== v45 ==
## Bicubic
module Bicubic (
    input CLK,
    input RST,
    input enable,
    input [7:0] input_data,
    output logic [13:0] iaddr,
    output logic ird,
    output logic we,
    output logic [13:0] waddr,
    output logic [7:0] output_data,
    input [6:0] V0,
    input [6:0] H0,
    input [4:0] SW,
    input [4:0] SH,
    input [5:0] TW,
    input [5:0] TH,
    output logic DONE
);
parameter  IDLE=5'd0,PRE_PROCESS=5'd1,DELTA_X=5'd2,DELTA_Y=5'd3,IN16=5'd4,
           JUDGE=5'd5,Y0_ST=5'd6,Y1_ST=5'd7,Y2_ST=5'd8,Y3_ST=5'd9,X_ST=5'd10,
           Y_ST=5'd11,WRITE=5'd12,IN4=5'd13,DONE_ST=5'd14;
reg [4:0] state,next_state,cnt;
reg [6:0] q_x, q_y;
reg [7:0] win [0:15],inter [0:3],out_reg,cal_p_n1,cal_p_0,cal_p_1,
          cal_p_2,cal_result;
reg [17:0] cal_x_fp;
reg [18:0] p_x_delta, p_y_delta;
reg [24:0] p_x, p_y;        
wire x_match, y_match;
wire [24:0] x_add_delta, y_add_delta;
wire x_match_write, y_match_write;
wire x_jump_IN4;
wire [5:0] div_a=(state==DELTA_X)?SW-'d1:SH-'d1;        
wire [23:0] div_a_temp=div_a << 18;         
wire [5:0] div_b=(state==DELTA_X)?TW-'d1:TH-'d1;
wire [23:0] div_result=div_a_temp / div_b; 
assign DONE=state==DONE_ST;
assign ird='b1;
always @(posedge CLK or posedge RST) begin
    if (RST) begin
        state<=IDLE;
        cnt<=5'd0;  
    end
    else begin
  ...
==> flow/config.mk <==
export PLATFORM = sky130hd
export DESIGN_NAME = Bicubic
export DESIGN_NICKNAME = Bicubic
export VERILOG_FILES = /design/flow/design.v
export SDC_FILE = /design/flow/constraint.sdc
export NUM_CORES = 4
export LEC_CHECK = 0
export ABC_AREA = 1
export CAP_MARGIN = 20
export CORE_MARGIN = 2
export CORE_UTILIZATION = 61
export PLACE_DENSITY_LB_ADDON = 0.01
export SLEW_MARGIN = 20
export TNS_END_PERCENT = 20
==> flow/constraint.sdc <==
create_clock -name core_clock -period 32.1 [get_ports {CLK}]
set_input_delay 6.4200 -clock core_clock [delete_from_list [all_inputs] [get_ports {CLK}]]
set_output_delay 6.4200 -clock core_clock [all_outputs]
set_load 0.01 [all_outputs]
run.sh (not shown) runs the stock make flow with config.mk's settings and CLKGATE_MAP_FILE=.
[v45] flow finished | final checks: failed | reasons: setup timing
Input-level comparison between v29 and v45:
# v45
export LEC_CHECK = 0
export ABC_AREA = 1
export CAP_MARGIN = 20
export CORE_MARGIN = 2
export CORE_UTILIZATION = 61
export PLACE_DENSITY_LB_ADDON = 0.01
export SLEW_MARGIN = 20
export TNS_END_PERCENT = 20
create_clock -name core_clock -period 32.1 [get_ports {CLK}]
# v29
export LEC_CHECK = 0
export ABC_AREA = 1
export CAP_MARGIN = 10
export CORE_ASPECT_RATIO = 1.43
export CORE_MARGIN = 2
export CORE_UTILIZATION = 72
export CTS_CLUSTER_DIAMETER = 347
export CTS_CLUSTER_SIZE = 52
export MAX_ROUTING_LAYER = met4
export SETUP_SLACK_MARGIN = 3.74
export SLEW_MARGIN = 20
create_clock -name core_clock -period 33.3 [get_ports {CLK}]
Findings:
v29 against v45: simple-gate share of the synthesized area level; synthesized cell count level; post-synthesis register bit count level. In v29, the width of the die came out 83 microns below the value in v45. FAIL v29 @ global routing: tool exited with error.
Inputs modified between v29 and v30:
# v29
export LEC_CHECK = 0
export ABC_AREA = 1
export CAP_MARGIN = 10
export CORE_ASPECT_RATIO = 1.43
export CORE_MARGIN = 2
export CORE_UTILIZATION = 72
export CTS_CLUSTER_DIAMETER = 347
export CTS_CLUSTER_SIZE = 52
export MAX_ROUTING_LAYER = met4
export SETUP_SLACK_MARGIN = 3.74
export SLEW_MARGIN = 20
create_clock -name core_clock -period 33.3 [get_ports {CLK}]
# v30
export LEC_CHECK = 0
export CAP_MARGIN = 0
export CORE_ASPECT_RATIO = 0.58
export CORE_MARGIN = 2
export CORE_UTILIZATION = 72
export CTS_CLUSTER_SIZE = 29
export GPL_TIMING_DRIVEN = 1
export PLACE_DENSITY_LB_ADDON = 0.01
export SETUP_SLACK_MARGIN = 5.0
export SLEW_MARGIN = 20
create_clock -name core_clock -period 56.4 [get_ports {CLK}]
==> results <==
Relative to v29, area inside the core boundary has decreased by 1.4% in v30. Against v29, v30 reports a number of clock buffers inserted by TritonCTS that is higher. Having completed the whole flow, v30 delivered a layout that passed the timing, DRC and antenna checks. Status(v29) = ERROR, stage = global routing. The run showing the smaller simple logic cell fraction of the synthesized area is v30. Changes observed in v30 relative to v29: tally of unique sky130hd cells used after synthesis moved up; post-synth area from yosys stat moved down; synthesized cell count saw a decrease.
Here is what was changed in the inputs of v17 compared with v30.
# v30
export LEC_CHECK = 0
export CAP_MARGIN = 0
export CORE_ASPECT_RATIO = 0.58
export CORE_MARGIN = 2
export CORE_UTILIZATION = 72
export CTS_CLUSTER_SIZE = 29
export GPL_TIMING_DRIVEN = 1
export PLACE_DENSITY_LB_ADDON = 0.01
export SETUP_SLACK_MARGIN = 5.0
export SLEW_MARGIN = 20
create_clock -name core_clock -period 56.4 [get_ports {CLK}]
# v17
export LEC_CHECK = 0
export CAP_MARGIN = 20
export CORE_MARGIN = 2
export CORE_UTILIZATION = 72
export CTS_CLUSTER_DIAMETER = 248
export PLACE_DENSITY = 0.66
export SLEW_MARGIN = 20
create_clock -name core_clock -period 48.6 [get_ports {CLK}]
Results
Layout buffer count excluding clock buffers (v17 / v30): 2.0
v30 leaves more setup margin than v17.
From v30 to v17 the numbers moved as follows: summed area of non-filler cells in the final layout rose about 5.6%, part of the cycle the worst path needs rose 11 points, count of cell instances traversed by the critical path rose 1.2%.
In the tables for v30 and v17, portion of the layout cell area used by non-clock buffers reads higher with v17.
Taking v30 as the reference, in v17 final net count grew by about 6%, met3 capacity usage during global routing lower, summed standard-cell area reported by yosys ~0 delta, tap cell count has decreased.
Summary across v30 and v17: the single failing run is v17.
[flow] v17 | stages: complete | final checks: fail | reason: setup timing
#### Input delta (v56 over v17)
# v17
export LEC_CHECK = 0
export CAP_MARGIN = 20
export CORE_MARGIN = 2
export CORE_UTILIZATION = 72
export CTS_CLUSTER_DIAMETER = 248
export PLACE_DENSITY = 0.66
export SLEW_MARGIN = 20
create_clock -name core_clock -period 48.6 [get_ports {CLK}]
# v56
export LEC_CHECK = 0
export CAP_MARGIN = 20
export CELL_PAD_IN_SITES_DETAIL_PLACEMENT = 1
export CORE_MARGIN = 5
export CORE_UTILIZATION = 40
export CTS_CLUSTER_SIZE = 40
export GPL_ROUTABILITY_DRIVEN = 1
export GPL_TIMING_DRIVEN = 1
export HOLD_SLACK_MARGIN = 0.16
export MIN_ROUTING_LAYER = met2
export SETUP_SLACK_MARGIN = 5.0
export SLEW_MARGIN = 20
create_clock -name core_clock -period 60.0 [get_ports {CLK}]
### Flow results
- v56 | stages: all done | timing, DRC, antenna: all pass
- Layout checks on v17: not met. Flow itself completed; violations: setup timing.
- Compared with v17, via-per-instance ratio in v56 increased by more than 10%.
- Going from v17 to v56, worst setup skew after layout shrinks by 0.018 ns.
- In the floorplan summary, v56 is listed with a die area greater than that of v17.
- v56 vs. v17: placed cell count rose by 743, via count now larger.
- Comparing v17 and v56, pre-CTS worst setup slack is higher on v56.
- Clock buffer instance count of the final layout | v56 below v17
- Number of placement rows went up by more than a quarter going from v17 to v56.


Bicubic again, from the RTL that the note above started with.
==> flow/config.mk <==
export PLATFORM = sky130hd
export DESIGN_NAME = Bicubic
export DESIGN_NICKNAME = Bicubic
export VERILOG_FILES = /design/flow/design.v
export SDC_FILE = /design/flow/constraint.sdc
export NUM_CORES = 4
export LEC_CHECK = 0
export CAP_MARGIN = 0
export CELL_PAD_IN_SITES_DETAIL_PLACEMENT = 2
export CORE_ASPECT_RATIO = 0.58
export CORE_MARGIN = 2
export CORE_UTILIZATION = 55
export CTS_CLUSTER_DIAMETER = 335
export CTS_CLUSTER_SIZE = 45
export GPL_TIMING_DRIVEN = 0
export HOLD_SLACK_MARGIN = 0.29
export MAX_ROUTING_LAYER = met4
export PLACE_DENSITY = 0.55
export SETUP_SLACK_MARGIN = 5.0
export SLEW_MARGIN = 20
==> flow/constraint.sdc <==
create_clock -name core_clock -period 78.2 [get_ports {CLK}]
set_input_delay 15.6400 -clock core_clock [delete_from_list [all_inputs] [get_ports {CLK}]]
set_output_delay 15.6400 -clock core_clock [all_outputs]
set_load 0.01 [all_outputs]
The baseline aborted during 3_5_place_dp on DPL-0033.
Rerun with:
ABC_AREA = 1   (was not set)
CAP_MARGIN = 20   (was 0)
CELL_PAD_IN_SITES_GLOBAL_PLACEMENT = 1   (was not set)
CORE_ASPECT_RATIO = 0.56   (was 0.58)
CORE_UTILIZATION = 31   (was 55)
CTS_CLUSTER_DIAMETER = not set   (was 335)
CTS_CLUSTER_SIZE = not set   (was 45)
GPL_TIMING_DRIVEN = not set   (was 0)
HOLD_SLACK_MARGIN = not set   (was 0.29)
MAX_ROUTING_LAYER = not set   (was met4)
PLACE_DENSITY = not set   (was 0.55)
PLACE_DENSITY_LB_ADDON = 0.26   (was not set)
SETUP_SLACK_MARGIN = not set   (was 5.0)
TNS_END_PERCENT = 80   (was not set)
clock period = 81.0 ns   (was 78.2 ns; I/O delays follow)
Result: With this change the flow ran to the end with no violations; die size climbs by 78%; synthesized cell count climbs by 12%; synthesized area climbs by 0.98%.
Rerun with:
ABC_AREA = not set   (was 1)
CAP_MARGIN = 0   (was 20)
CELL_PAD_IN_SITES_DETAIL_PLACEMENT = not set   (was 2)
CELL_PAD_IN_SITES_GLOBAL_PLACEMENT = not set   (was 1)
CORE_ASPECT_RATIO = 1.59   (was 0.56)
CORE_UTILIZATION = 65   (was 31)
CTS_CLUSTER_SIZE = 56   (was not set)
GPL_TIMING_DRIVEN = 1   (was not set)
PLACE_DENSITY_LB_ADDON = not set   (was 0.26)
SETUP_SLACK_MARGIN = 5.0   (was not set)
TNS_END_PERCENT = 5   (was 80)
clock period = 49.9 ns   (was 81.0 ns; I/O delays follow)
With this change the flow finished with setup timing left.
Wire length goes down by a quarter to a third.
Register-to-register slack degrades by 25 ns.
Sequential share of layout area is lower by 0.52 points.
Global-route usage is higher by 18 points.
Rerun with:
CORE_UTILIZATION = 72   (was 65)
MAX_ROUTING_LAYER = met4   (was not set)
PLACE_DENSITY = 0.67   (was not set)
TNS_END_PERCENT = not set   (was 5)
Effect: Now the flow failed in 5_1_grt; synthesized cell count does not change; die size is lower by 9.6%; synthesized area is unchanged.
Rerun with:
ABC_AREA = 1   (was not set)
CAP_MARGIN = 20   (was 0)
CORE_ASPECT_RATIO = not set   (was 1.59)
CORE_UTILIZATION = 69   (was 72)
CTS_CLUSTER_DIAMETER = 221   (was not set)
CTS_CLUSTER_SIZE = not set   (was 56)
GPL_TIMING_DRIVEN = not set   (was 1)
PLACE_DENSITY = not set   (was 0.67)
PLACE_DENSITY_LB_ADDON = 0.01   (was not set)
SETUP_SLACK_MARGIN = 3.02   (was 5.0)
TNS_END_PERCENT = 5   (was not set)
clock period = 36.3 ns   (was 49.9 ns; I/O delays follow)
What happened: With this change the flow finished but fails on setup timing. Synthesized cell count is higher by 12%. Synthesized area grows by about 1%. Die area grows by 5.2%.


Bicubic again, from the RTL that the note above started with.
==> flow/config.mk <==
export PLATFORM = sky130hd
export DESIGN_NAME = Bicubic
export DESIGN_NICKNAME = Bicubic
export VERILOG_FILES = /design/flow/design.v
export SDC_FILE = /design/flow/constraint.sdc
export NUM_CORES = 4
export LEC_CHECK = 0
export ABC_AREA = 1
export CAP_MARGIN = 20
export CELL_PAD_IN_SITES_DETAIL_PLACEMENT = 1
export CORE_MARGIN = 5
export CORE_UTILIZATION = 40
export CTS_CLUSTER_SIZE = 40
export GPL_ROUTABILITY_DRIVEN = 1
export GPL_TIMING_DRIVEN = 1
export HOLD_SLACK_MARGIN = 0.16
export MIN_ROUTING_LAYER = met2
export SETUP_SLACK_MARGIN = -2.0
export SLEW_MARGIN = 30
==> flow/constraint.sdc <==
create_clock -name core_clock -period 98.2 [get_ports {CLK}]
set_input_delay 19.6400 -clock core_clock [delete_from_list [all_inputs] [get_ports {CLK}]]
set_output_delay 19.6400 -clock core_clock [all_outputs]
set_load 0.01 [all_outputs]
Change:
Settings changed: CAP_MARGIN 20 to 35, CELL_PAD_IN_SITES_DETAIL_PLACEMENT 1 to unset, CORE_ASPECT_RATIO set to 0.64, CORE_MARGIN 5 to 2, CORE_UTILIZATION 40 to 72, CTS_CLUSTER_SIZE 40 to 56, GPL_ROUTABILITY_DRIVEN 1 to unset, HOLD_SLACK_MARGIN 0.16 to unset, MAX_ROUTING_LAYER set to met4, MIN_ROUTING_LAYER met2 to unset, PLACE_DENSITY_LB_ADDON set to 0.01, SETUP_SLACK_MARGIN -2.0 to -1.81, SLEW_MARGIN 30 to 20, TNS_END_PERCENT set to 5.
Clock period 98.2 ns to 37.6 ns, I/O delays scaled along.
This time the run never finished: it broke off in global routing, error ODB-0269.
Die area decreases by 46%.
Area after synthesis does not change.
Synthesized cell count does not change.
Change:
Settings changed: ABC_AREA 1 to unset, CAP_MARGIN 35 to 0, CORE_ASPECT_RATIO 0.64 to 0.58, CORE_UTILIZATION 72 to 68, CTS_CLUSTER_DIAMETER set to 45, CTS_CLUSTER_SIZE 56 to 29, MAX_ROUTING_LAYER met4 to unset, PLACE_DENSITY set to 0.61, PLACE_DENSITY_LB_ADDON 0.01 to unset, SETUP_SLACK_MARGIN -1.81 to 4.22, TNS_END_PERCENT 5 to 50.
Clock period 37.6 ns to 30.4 ns, I/O delays scaled along.
After rerunning: The changed run finished with negative setup slack left; area after synthesis went down by 0.97%; die size went up by 4.8%; synthesized cell count went down by 11%.
Change:
Settings changed: ABC_AREA set to 1, CTS_CLUSTER_DIAMETER 45 to 323, CTS_CLUSTER_SIZE 29 to 72, PLACE_DENSITY 0.61 to unset, PLACE_DENSITY_LB_ADDON set to 0.28, SETUP_SLACK_MARGIN 4.22 to 2.68, TNS_END_PERCENT 50 to 65.
Outcome: With this change the flow did not get past global routing; die area increases by 0.97%; area after synthesis came out higher by 0.98%; synthesized cell count increases by 12%.


Setup of build 73:
Bicubic again, from the RTL that the note above started with.
==> flow/design.v (excerpt) <==
module Bicubic (
    input CLK,
    input RST,
    input enable,
    input [7:0] input_data,
    output logic [13:0] iaddr,
    output logic ird,
    output logic we,
    output logic [13:0] waddr,
    output logic [7:0] output_data,
    input [6:0] V0,
    input [6:0] H0,
    input [4:0] SW,
    input [4:0] SH,
    input [5:0] TW,
    input [5:0] TH,
    output logic DONE
);
parameter  IDLE=5'd0,PRE_PROCESS=5'd1,DELTA_X=5'd2,DELTA_Y=5'd3,IN16=5'd4,
           JUDGE=5'd5,Y0_ST=5'd6,Y1_ST=5'd7,Y2_ST=5'd8,Y3_ST=5'd9,X_ST=5'd10,
           Y_ST=5'd11,WRITE=5'd12,IN4=5'd13,DONE_ST=5'd14;
reg [4:0] state,next_state,cnt;
reg [6:0] q_x, q_y;
reg [7:0] win [0:15],inter [0:3],out_reg,cal_p_n1,cal_p_0,cal_p_1,
          cal_p_2,cal_result;
reg [17:0] cal_x_fp;
reg [18:0] p_x_delta, p_y_delta;
reg [24:0] p_x, p_y;        
wire x_match, y_match;
wire [24:0] x_add_delta, y_add_delta;
wire x_match_write, y_match_write;
wire x_jump_IN4;
wire [5:0] div_a=(state==DELTA_X)?SW-'d1:SH-'d1;        
wire [23:0] div_a_temp=div_a << 18;         
wire [5:0] div_b=(state==DELTA_X)?TW-'d1:TH-'d1;
wire [23:0] div_result=div_a_temp / div_b; 
assign DONE=state==DONE_ST;
assign ird='b1;
always @(posedge CLK or posedge RST) begin
    if (RST) begin
        state<=IDLE;
        cnt<=5'd0;  
    end
    else begin
        state<=next_state;
        cnt<=(state!=next_state)?5'd0:cnt+5'd1;
    end
end
always @(*) begin
    case (state)
        IDLE:next_state=(enable)?PRE_PROCESS:IDLE;
        PRE_PROCESS:next_state=DELTA_X;
        DELTA_X:next_state=(cnt==5'd5)?DELTA_Y:DELTA_X;
        DELTA_Y:next_state=(cnt==5'd5)?IN16:DELTA_Y;
        IN16:next_state=(cnt==5'd16)?JUDGE:IN16 ;         
        JUDGE:next_state=(x_match && y_match)?WRITE:(y_match)?Y_ST:(x_match)?X_ST:Y0_ST;
        Y0_ST:next_state=Y1_ST;       
        Y1_ST:next_state=Y2_ST;       
        Y2_ST:next_state=Y3_ST;       
  ...
clock: 39.2 ns
lec_check: 0
cap_margin: 20
cell_pad_in_sites_detail_placement: 1
core_margin: 5
core_utilization: 40
cts_cluster_size: 40
gpl_routability_driven: 1
gpl_timing_driven: 1
hold_slack_margin: 0.16
min_routing_layer: met2
setup_slack_margin: 5.0
slew_margin: 30
Build 73 had finished all stages when the layout checks came back failing, citing setup timing.
--- input diff build 73..build 7 ---
Settings: removing MIN_ROUTING_LAYER (formerly met2); changing SLEW_MARGIN from 30 to 20; removing HOLD_SLACK_MARGIN (formerly 0.16); changing CORE_MARGIN from 5 to 2; setting ABC_AREA to 1 for the first time; removing CELL_PAD_IN_SITES_DETAIL_PLACEMENT (formerly 1); removing GPL_ROUTABILITY_DRIVEN (formerly 1); removing SETUP_SLACK_MARGIN (formerly 5.0); removing CTS_CLUSTER_SIZE (formerly 40); changing CORE_UTILIZATION from 40 to 72; removing GPL_TIMING_DRIVEN (formerly 1); changing the clock period (ns, I/O delays scaled along) from 39.2 to 86.9.
Results
Build 7: flow completed, timing, DRC and antenna clean. Although it ran to completion, build 73 produced a layout that fails the final checks because of setup timing. Going from build 73 to build 7, total routed wire length on the met1 layer now sits higher; wire length of the first global-routing pass -23%. Max area of all placed cells without fillers across build 73 and build 7: build 73.
Inputs modified between build 7 and build 75:
Settings: putting PLACE_DENSITY_LB_ADDON at 0.01 where nothing was set; swapping 72 for 69 in CORE_UTILIZATION; swapping 86.9 for 38.2 in the clock period (ns, I/O delays scaled along).
[summary]
Delta (build 75 minus build 7): post-synthesis average cell area now sits at about the same level, final standard cell area without fillers now sits higher, synthesis-to-layout area growth now sits higher. Taking build 7 as the reference point, the core outline area of build 75 rises by 3.7%. Between build 75 and build 7, the difference in inverter count is negligible. In build 75 relative to build 7, wire length had gone up by more than 10%. Build 75 finished all stages; layout check result: FAIL, due to setup timing. | non-clock buffer count | lower: build 7 |. Taking build 7 as the reference, in build 75 critical path depth went down about 2.3%, count of buffering cells on the critical path with inverters included went up 24%, via count went up 5584. The count of clock-buffer cells in the layout in build 75 sits 6 above the value recorded for build 7.
--- input diff build 75..build 76 ---
Settings: ABC_AREA: 1 -> unset; CORE_UTILIZATION: 69 -> 40; PLACE_DENSITY_LB_ADDON: 0.01 -> unset; the clock period (ns, I/O delays scaled along): 38.2 -> 44.6.
==> results <==
Layout checks on build 76: not met. Flow itself completed; violations: setup timing. Compared with build 75, in build 76 required time of the critical path went up by 6.32 ns; wire length went down by about 2.8%; length of routed wiring on met1 went up by 12000 µm. Min number of fill cells in the layout across build 76 and build 75: build 75. Build 76 vs build 75, post-synthesis simple-gate area fraction went down by 4.3 points. Re number of register bits inferred by synthesis: no difference whatsoever between build 75 and build 76. Of build 76 and build 75, the higher cell count after synthesis belongs to build 75. Diff build 76 and build 75: worst slew margin relative to its limit lower in build 75. Comparing build 76 and build 75, the lower placeable core area is on build 75.
